## run a
## complex_multiplier
module complex_multiplier
    #(parameter integer     OPERAND_WIDTH_A = 16,  
      parameter integer     OPERAND_WIDTH_B = 16,  
      parameter integer     OPERAND_WIDTH_OUT = 32,   
      parameter integer     STAGES = 6,   
      parameter             BLOCKING = 0,
      parameter             ROUND_MODE = 0,
      parameter integer     GROWTH_BITS = 0,   
      parameter             BYTE_ALIGNED = 1,
      localparam            EFF_PORT_WIDTH_A = BYTE_ALIGNED ? ((OPERAND_WIDTH_A*2+15)/16)*16 : OPERAND_WIDTH_A * 2,
      localparam            EFF_PORT_WIDTH_B = BYTE_ALIGNED ? ((OPERAND_WIDTH_B*2+15)/16)*16 : OPERAND_WIDTH_B * 2,
      localparam            EFF_PORT_WIDTH_OUT = BYTE_ALIGNED ? ((OPERAND_WIDTH_OUT*2+15)/16)*16 : OPERAND_WIDTH_OUT * 2
    )
    (   
        input                                           aclk,
        input                                           aresetn,
		input                                           rounding_cy,
        input               [EFF_PORT_WIDTH_A - 1 : 0]    s_axis_a_tdata,
        output reg                                      s_axis_a_tready,
        input                                           s_axis_a_tvalid,
        input               [EFF_PORT_WIDTH_B - 1 : 0]    s_axis_b_tdata,
        output reg                                      s_axis_b_tready,
        input                                           s_axis_b_tvalid,
        output reg  		[EFF_PORT_WIDTH_OUT - 1 : 0]  m_axis_dout_tdata,
        output reg                                      m_axis_dout_tvalid,
        input                                           m_axis_dout_tready
        );
Settings: LEC_CHECK=0, CAP_MARGIN=20, CORE_ASPECT_RATIO=1.39, CORE_MARGIN=2, CORE_UTILIZATION=72, CTS_CLUSTER_DIAMETER=361, CTS_CLUSTER_SIZE=10, PLACE_DENSITY=0.39, SLEW_MARGIN=20, TNS_END_PERCENT=10; clock period 4.63 ns.
run.sh (not shown) runs the stock make flow with config.mk's settings and CLKGATE_MAP_FILE=.
Although it ran to completion, run a produced a layout that fails the final checks because of negative setup slack.
diff inputs: run a => run b
- clearing CORE_ASPECT_RATIO, which used to be 1.39
- swapping 72 for 40 in CORE_UTILIZATION
- clearing CTS_CLUSTER_DIAMETER, which used to be 361
- clearing CTS_CLUSTER_SIZE, which used to be 10
- clearing TNS_END_PERCENT, which used to be 10
- clearing PLACE_DENSITY, which used to be 0.39
- swapping 4.63 for 8.0 in the clock period (ns, I/O delays scaled along)
--- outcome ---
- Of run a and run b, only run b finishes the flow clean.
- Run b against run a: final RePlAce weighted congestion shrank by about 10%; pin count of the biggest net entering global routing grew by 52%; width of the chip grew by 57%; worst path buffer plus inverter count shrank by 1.
- Fmax: run b lower than run a
- Diff run a -> run b: met3 track demand over resource in global routing -3.3 points, routed length on met3 now sits lower, total wirelength of the detailed-routed design has decreased.

========
## run A
The RTL this note starts from:
==> flow/design.v <==
`timescale 1ns / 1ns
module complex_multiplier
    #(parameter integer     OPERAND_WIDTH_A = 16,  
      parameter integer     OPERAND_WIDTH_B = 16,  
      parameter integer     OPERAND_WIDTH_OUT = 32,   
      parameter integer     STAGES = 6,   
      parameter             BLOCKING = 0,
      parameter             ROUND_MODE = 0,
      parameter integer     GROWTH_BITS = 0,   
      parameter             BYTE_ALIGNED = 1,
      localparam            EFF_PORT_WIDTH_A = BYTE_ALIGNED ? ((OPERAND_WIDTH_A*2+15)/16)*16 : OPERAND_WIDTH_A * 2,
      localparam            EFF_PORT_WIDTH_B = BYTE_ALIGNED ? ((OPERAND_WIDTH_B*2+15)/16)*16 : OPERAND_WIDTH_B * 2,
      localparam            EFF_PORT_WIDTH_OUT = BYTE_ALIGNED ? ((OPERAND_WIDTH_OUT*2+15)/16)*16 : OPERAND_WIDTH_OUT * 2
    )
    (   
        input                                           aclk,
        input                                           aresetn,
		input                                           rounding_cy,
        input               [EFF_PORT_WIDTH_A - 1 : 0]    s_axis_a_tdata,
        output reg                                      s_axis_a_tready,
        input                                           s_axis_a_tvalid,
        input               [EFF_PORT_WIDTH_B - 1 : 0]    s_axis_b_tdata,
        output reg                                      s_axis_b_tready,
        input                                           s_axis_b_tvalid,
        output reg  		[EFF_PORT_WIDTH_OUT - 1 : 0]  m_axis_dout_tdata,
        output reg                                      m_axis_dout_tvalid,
        input                                           m_axis_dout_tready
        );
    localparam INPUT_WIDTH_A = OPERAND_WIDTH_A * 2;
    localparam INPUT_WIDTH_B = OPERAND_WIDTH_B * 2;
    localparam OUTPUT_WIDTH  = OPERAND_WIDTH_OUT * 2;
    localparam TRUNC_BITS = (INPUT_WIDTH_A + INPUT_WIDTH_B - OUTPUT_WIDTH)/2 + 1 + GROWTH_BITS;
    localparam OUTPUT_PADDING = EFF_PORT_WIDTH_OUT - OUTPUT_WIDTH;
    localparam CALCULATION_STAGES = 6;    
    reg        [STAGES : 0]                     tvalid;
    reg        [EFF_PORT_WIDTH_OUT-1:0]         tdata [STAGES-2:0];
    wire signed [OPERAND_WIDTH_A-1:0] a_r = s_axis_a_tdata[OPERAND_WIDTH_A - 1 : 0];
    wire signed [OPERAND_WIDTH_A-1:0] a_i = s_axis_a_tdata[EFF_PORT_WIDTH_A / 2 + OPERAND_WIDTH_A - 1 : EFF_PORT_WIDTH_A / 2];
    wire signed [OPERAND_WIDTH_B-1:0] b_r = s_axis_b_tdata[OPERAND_WIDTH_B - 1 : 0];
    wire signed [OPERAND_WIDTH_B-1:0] b_i = s_axis_b_tdata[EFF_PORT_WIDTH_B / 2 + OPERAND_WIDTH_B - 1 : EFF_PORT_WIDTH_B / 2];
    reg signed [OPERAND_WIDTH_A + OPERAND_WIDTH_B : 0] mult_r, mult_i, mult_0, common, common_r1, common_r2, p_r_int, p_i_int;
    reg signed [OPERAND_WIDTH_A - 1 : 0] a_r_d, a_i_d, a_r_dd, a_i_dd, a_r_ddd, a_i_ddd, a_r_dddd, a_i_dddd;
    reg signed [OPERAND_WIDTH_B - 1 : 0] b_r_d, b_i_d, b_r_dd, b_i_dd, b_r_ddd, b_i_ddd;
    reg                          a_valid_d, b_valid_d;
    reg signed [OPERAND_WIDTH_A : 0] a_dd_common;
    reg signed [OPERAND_WIDTH_B : 0] a_dd_r, a_dd_i;
    reg        [STAGES - 1 : 0]  rounding_cy_buf ;
    wire signed [OPERAND_WIDTH_OUT - 1 : 0] result_r;
    wire signed [OPERAND_WIDTH_OUT - 1 : 0] result_i;
    wire signed [OPERAND_WIDTH_A + OPERAND_WIDTH_B + 1 - 1 : 0] temp1, temp2;
    localparam rounding_cy_buf_index = CALCULATION_STAGES - 1;
    wire signed [OPERAND_WIDTH_A + OPERAND_WIDTH_B + 1 - 1 : 0] rounding_cy_extended = {{(OPERAND_WIDTH_A + OPERAND_WIDTH_B){1'b0}}, rounding_cy_buf[rounding_cy_buf_index]};
	if (ROUND_MODE == 0 || TRUNC_BITS == 0) begin
        assign temp1 = p_r_int >>> TRUNC_BITS;
        assign temp2 = p_i_int >>> TRUNC_BITS;
		assign result_r = temp1[OPERAND_WIDTH_OUT - 1 : 0];
		assign result_i = temp2[OPERAND_WIDTH_OUT - 1 : 0];    
	end
	else begin
        wire signed [OPERAND_WIDTH_A + OPERAND_WIDTH_B + 1 - 1 : 0] point5_correction = {{(OPERAND_WIDTH_A + OPERAND_WIDTH_B + 1 - TRUNC_BITS){1'b0}}, 1'b0, {(TRUNC_BITS-1){1'b1}}} + rounding_cy_extended;
        assign temp1 = (p_r_int + point5_correction) >>> TRUNC_BITS;
        assign temp2 = (p_i_int + point5_correction) >>> TRUNC_BITS;
		assign result_r = temp1[OPERAND_WIDTH_OUT-1:0];
		assign result_i = temp2[OPERAND_WIDTH_OUT-1:0];    
	end
    integer i;
    always @(posedge aclk) begin
        if (!aresetn) begin
            tvalid <= 0;
            a_valid_d <= 0;
            b_valid_d <= 0;
            m_axis_dout_tvalid <= 0;
        end
        else begin
            a_valid_d <= s_axis_a_tvalid;
            b_valid_d <= s_axis_b_tvalid;
            a_r_d <= a_r;
            a_i_d <= a_i;
            b_r_d <= b_r;
            b_i_d <= b_i;
            if (ROUND_MODE == 1)
                rounding_cy_buf[0] <= rounding_cy;
            else if (ROUND_MODE == 2)   
                rounding_cy_buf[0] <= ~rounding_cy_buf[0];
            if (BLOCKING == 1 && m_axis_dout_tready == 0 && m_axis_dout_tvalid == 1) begin 
                m_axis_dout_tvalid <= 0;
                m_axis_dout_tdata <= {(OUTPUT_WIDTH){1'b0}};
                s_axis_a_tready <= 0;
                s_axis_b_tready <= 0;
            end
            else begin
                s_axis_a_tready <= 1;
                s_axis_b_tready <= 1;
                a_dd_common <= a_r_d - a_i_d;
                a_r_dd <= a_r_d;
                a_i_dd <= a_i_d;
                b_r_dd <= b_r_d;
                b_i_dd <= b_i_d;
                a_r_ddd <= a_r_dd;
                a_i_ddd <= a_i_dd;
                b_r_ddd <= b_r_dd;
                b_i_ddd <= b_i_dd;
                mult_0 <= a_dd_common * b_i_dd;
                a_r_dddd <= a_r_ddd;
                a_i_dddd <= a_i_ddd;
                a_dd_r <= b_r_ddd - b_i_ddd;
                a_dd_i <= b_r_ddd + b_i_ddd;
                common <= mult_0;
                mult_r <= a_dd_r * a_r_dddd;
                mult_i <= a_dd_i * a_i_dddd;
                common_r1 <= common;
                common_r2 <= common;
                p_r_int <= mult_r + common_r1;
                p_i_int <= mult_i + common_r2;
                for (i = 1; i<STAGES; i = i + 1) begin
                    rounding_cy_buf[i] <= rounding_cy_buf[i-1];
                end
                tvalid[0] <= a_valid_d & b_valid_d;
                for (i = 1; i<(STAGES); i = i+1) begin
                    tvalid[i] <= tvalid[i-1];
                end
                m_axis_dout_tvalid <= tvalid[STAGES-2];
                if (STAGES > CALCULATION_STAGES) begin
                    tdata[0] <= {{(OUTPUT_PADDING/2){result_i[OPERAND_WIDTH_OUT - 1]}}, result_i,
                        {(OUTPUT_PADDING/2){result_r[OPERAND_WIDTH_OUT - 1]}}, result_r};
                    for (i = 1; i<(STAGES-CALCULATION_STAGES); i = i+1) begin
                        tdata[i] <= tdata[i-1];
                    end
                    m_axis_dout_tdata <= tdata[STAGES - CALCULATION_STAGES - 1];
                end
                else begin
                     m_axis_dout_tdata <= {{(OUTPUT_PADDING/2){result_i[OPERAND_WIDTH_OUT - 1]}}, result_i,
                         {(OUTPUT_PADDING/2){result_r[OPERAND_WIDTH_OUT - 1]}}, result_r};
                end
            end
        end
    end
endmodule
clock: 2.22 ns
lec_check: 0
abc_area: 1
cap_margin: 20
core_aspect_ratio: 0.7
core_margin: 2
core_utilization: 72
cts_cluster_diameter: 330
cts_cluster_size: 10
place_density: 0.43
setup_slack_margin: 0.62
slew_margin: 20
tns_end_percent: 10
Every stage of run A finished as expected; the final checks, on the other hand, flagged negative setup slack, which means the layout fails.
Modified inputs, run B compared to run A
# run A
export LEC_CHECK = 0
export ABC_AREA = 1
export CAP_MARGIN = 20
export CORE_ASPECT_RATIO = 0.7
export CORE_MARGIN = 2
export CORE_UTILIZATION = 72
export CTS_CLUSTER_DIAMETER = 330
export CTS_CLUSTER_SIZE = 10
export PLACE_DENSITY = 0.43
export SETUP_SLACK_MARGIN = 0.62
export SLEW_MARGIN = 20
export TNS_END_PERCENT = 10
create_clock -name core_clock -period 2.22 [get_ports {aclk}]
# run B
export LEC_CHECK = 0
export ABC_AREA = 1
export CAP_MARGIN = 20
export CORE_ASPECT_RATIO = 0.7
export CORE_MARGIN = 2
export CORE_UTILIZATION = 72
export CTS_CLUSTER_DIAMETER = 253
export CTS_CLUSTER_SIZE = 17
export SETUP_SLACK_MARGIN = 0.68
export SLEW_MARGIN = 20
create_clock -name core_clock -period 5.99 [get_ports {aclk}]
## What came out
Run B reached the end of the flow, and the finished layout is clean on the timing, DRC and antenna checks. Against run A as the reference, run B delivers a higher clock skew. Diff run A -> run B | clock-pin slew on the worst setup and hold paths | increase of 0.03 ns. Re post-CTS setup repair buffer count: run B is 148 up on run A. In run B the post-detailed-routing wire length turned out about 0.4% lower than in run A.
--- input diff run B..run C ---
# run B
export LEC_CHECK = 0
export ABC_AREA = 1
export CAP_MARGIN = 20
export CORE_ASPECT_RATIO = 0.7
export CORE_MARGIN = 2
export CORE_UTILIZATION = 72
export CTS_CLUSTER_DIAMETER = 253
export CTS_CLUSTER_SIZE = 17
export SETUP_SLACK_MARGIN = 0.68
export SLEW_MARGIN = 20
create_clock -name core_clock -period 5.99 [get_ports {aclk}]
# run C
export LEC_CHECK = 0
export CAP_MARGIN = 0
export CORE_MARGIN = 2
export CORE_UTILIZATION = 72
export SLEW_MARGIN = 20
create_clock -name core_clock -period 4.05 [get_ports {aclk}]
- Average wire per cell in the routed design (run C / run B): 1.09
- The final report for run C shows a completed flow and a layout that fails verification, specifically negative setup slack.
- Run B → run C: cell count dropped 1629, number of gates on the worst path with buffers counted dropped 8.3%.
- On global-route met2 utilization: between run C and run B, it ends up lower for run B.
Edits applied to the flow inputs when going from run C to run D:
# run C
export LEC_CHECK = 0
export CAP_MARGIN = 0
export CORE_MARGIN = 2
export CORE_UTILIZATION = 72
export SLEW_MARGIN = 20
create_clock -name core_clock -period 4.05 [get_ports {aclk}]
# run D
export LEC_CHECK = 0
export CAP_MARGIN = 20
export CORE_MARGIN = 2
export CORE_UTILIZATION = 70
export SLEW_MARGIN = 20
create_clock -name core_clock -period 6.12 [get_ports {aclk}]
### Flow results
- Run D ran in full, but the layout does not pass; the checks complain about negative setup slack.
- Run D — worst-case reg-to-reg path depth 4.5% lower, run C as reference
- Die span in x sits higher in run D than in run C.
- Summary of run D over run C: overall track demand over capacity in global routing fell by 7.5 points; number of iterations in the first detailed-routing pass went down; setup slack moved up.
- Tightest slew margin relative to the limit: run D < run C

========
== v2 ==
Starts from the design.v that is shown in full above.
clock: 4.64 ns
lec_check: 0
cap_margin: 20
core_margin: 2
core_utilization: 70
hold_slack_margin: -0.09
setup_slack_margin: 0.14
slew_margin: 20
v2 -> stages 100% | layout checks FAIL | setup timing
For v31, these inputs were changed with respect to v2:
- HOLD_SLACK_MARGIN: -0.09 -> unset
- SETUP_SLACK_MARGIN: 0.14 -> unset
- CORE_UTILIZATION: 70 -> 58
- the clock period (ns, I/O delays scaled along): 4.64 -> 4.08
Findings:
Final core area utilization (higher): v2
v2 → v31: wire length lower; worst path setup slack after routing now sits lower; required time of the worst setup path went down by 550 ps; number of cells in the design after placement climbed about 4%.
The final report for v31 shows a completed flow and a layout that fails verification, specifically setup timing.
#### Input delta (v57 over v31)
- CORE_UTILIZATION now 70, was 58
- CTS_CLUSTER_SIZE now 35, previously not set
- HOLD_SLACK_MARGIN now 0.29, previously not set
- the clock period (ns, I/O delays scaled along) now 4.64, was 4.08
--- outcome ---
- The layout from v57, despite a flow that completed every stage, fails the layout checks, with the failing checks listed as setup timing.
- Achievable frequency (v57 over v31): decrease, 0.93 MHz
- v31 -> v57: average size of a mapped cell flat
- Summary — quantity of gates resized following cts, v57 relative to v31: lower, by about 4.5%.
Inputs modified between v57 and v15:
- changing CORE_UTILIZATION from 70 to 72
- removing CTS_CLUSTER_SIZE (formerly 35)
- removing HOLD_SLACK_MARGIN (formerly 0.29)
- setting PLACE_DENSITY_LB_ADDON to 0.21 for the first time
- changing the clock period (ns, I/O delays scaled along) from 4.64 to 5.88
--- outcome ---
- The final report for v57 shows a completed flow and a layout that fails verification, specifically setup timing.
- v15 -> stages 100% | layout checks FAIL | setup timing
- Looking only at actual slew at the worst max-slew pin, and setting everything else aside, the higher value of v57 and v15 goes to v57.
- There was hardly any difference in CTS clock-pin slew for the worst setup and hold paths between v15 and v57.
- Going from v57 to v15, share of cell area taken by multi-input logic gates saw an increase, register-to-register slack saw an increase.

========
job 6349:
Starts from the design.v that is shown in full above.
clock: 8.21 ns
lec_check: 0
abc_area: 1
cap_margin: 20
core_aspect_ratio: 0.7
core_margin: 2
core_utilization: 24
cts_cluster_diameter: 100
cts_cluster_size: 25
place_density_lb_addon: 0.09
slew_margin: 25
Input changes introduced in job 1576 (baseline for comparison: job 6349):
- ABC_AREA no longer set, was 1
- SLEW_MARGIN now 20, was 25
- CTS_CLUSTER_SIZE no longer set, was 25
- CORE_ASPECT_RATIO no longer set, was 0.7
- CTS_CLUSTER_DIAMETER no longer set, was 100
- PLACE_DENSITY_LB_ADDON no longer set, was 0.09
- CORE_UTILIZATION now 40, was 24
- the clock period (ns, I/O delays scaled along) now 7.11, was 8.21
A termination of the worst setup path of mult_0[32]$_DFFE_PP_ is what job 1576 shows, while mult_i[29]$_DFFE_PP_ belongs to job 6349. Job 1576 ends up with higher proportion of synthesized chip area in sequential cells than job 6349 does. The core of job 1576 is more densely filled than that of job 6349.
Input changes introduced in job 4443 (baseline for comparison: job 1576):
- CORE_UTILIZATION: 40 -> 70
- the clock period (ns, I/O delays scaled along): 7.11 -> 6.16
Results
The flow completed for job 4443, but it is not clean: the layout still shows negative setup slack. Job 1576 went all the way through the flow, and no timing, DRC or antenna check failed. Per the comparison of job 4443 with job 1576, number of tap cells added at floorplan now sits lower; worst clock skew now sits higher. Number of distinct library cell variants in the gate-level netlist after synthesis came out exactly the same in job 1576 and job 4443. Job 4443 leaves less setup margin than job 1576. Global-route met2 utilization ended up 23 points higher on job 4443 than on job 1576. From job 1576 to job 4443 the numbers moved as follows: row count decreased 33.
Input changes introduced in job 4983 (baseline for comparison: job 4443):
- CORE_UTILIZATION changed from 70 to 40
- the clock period (ns, I/O delays scaled along) changed from 6.16 to 7.26
--- outcome ---
Against job 4443, job 4983 comes in about 2.4% higher on total wire length after detailed routing. Job 4983 | stages: all done | timing, DRC, antenna: all pass. Comparing job 4443 and job 4983, the lower fmax is on job 4983. Taking job 4983 as 1.0, job 4443 lands at 0.76 on horizontal die dimension. Maximum level of the CTS H-tree on job 4983 is up relative to job 4443.
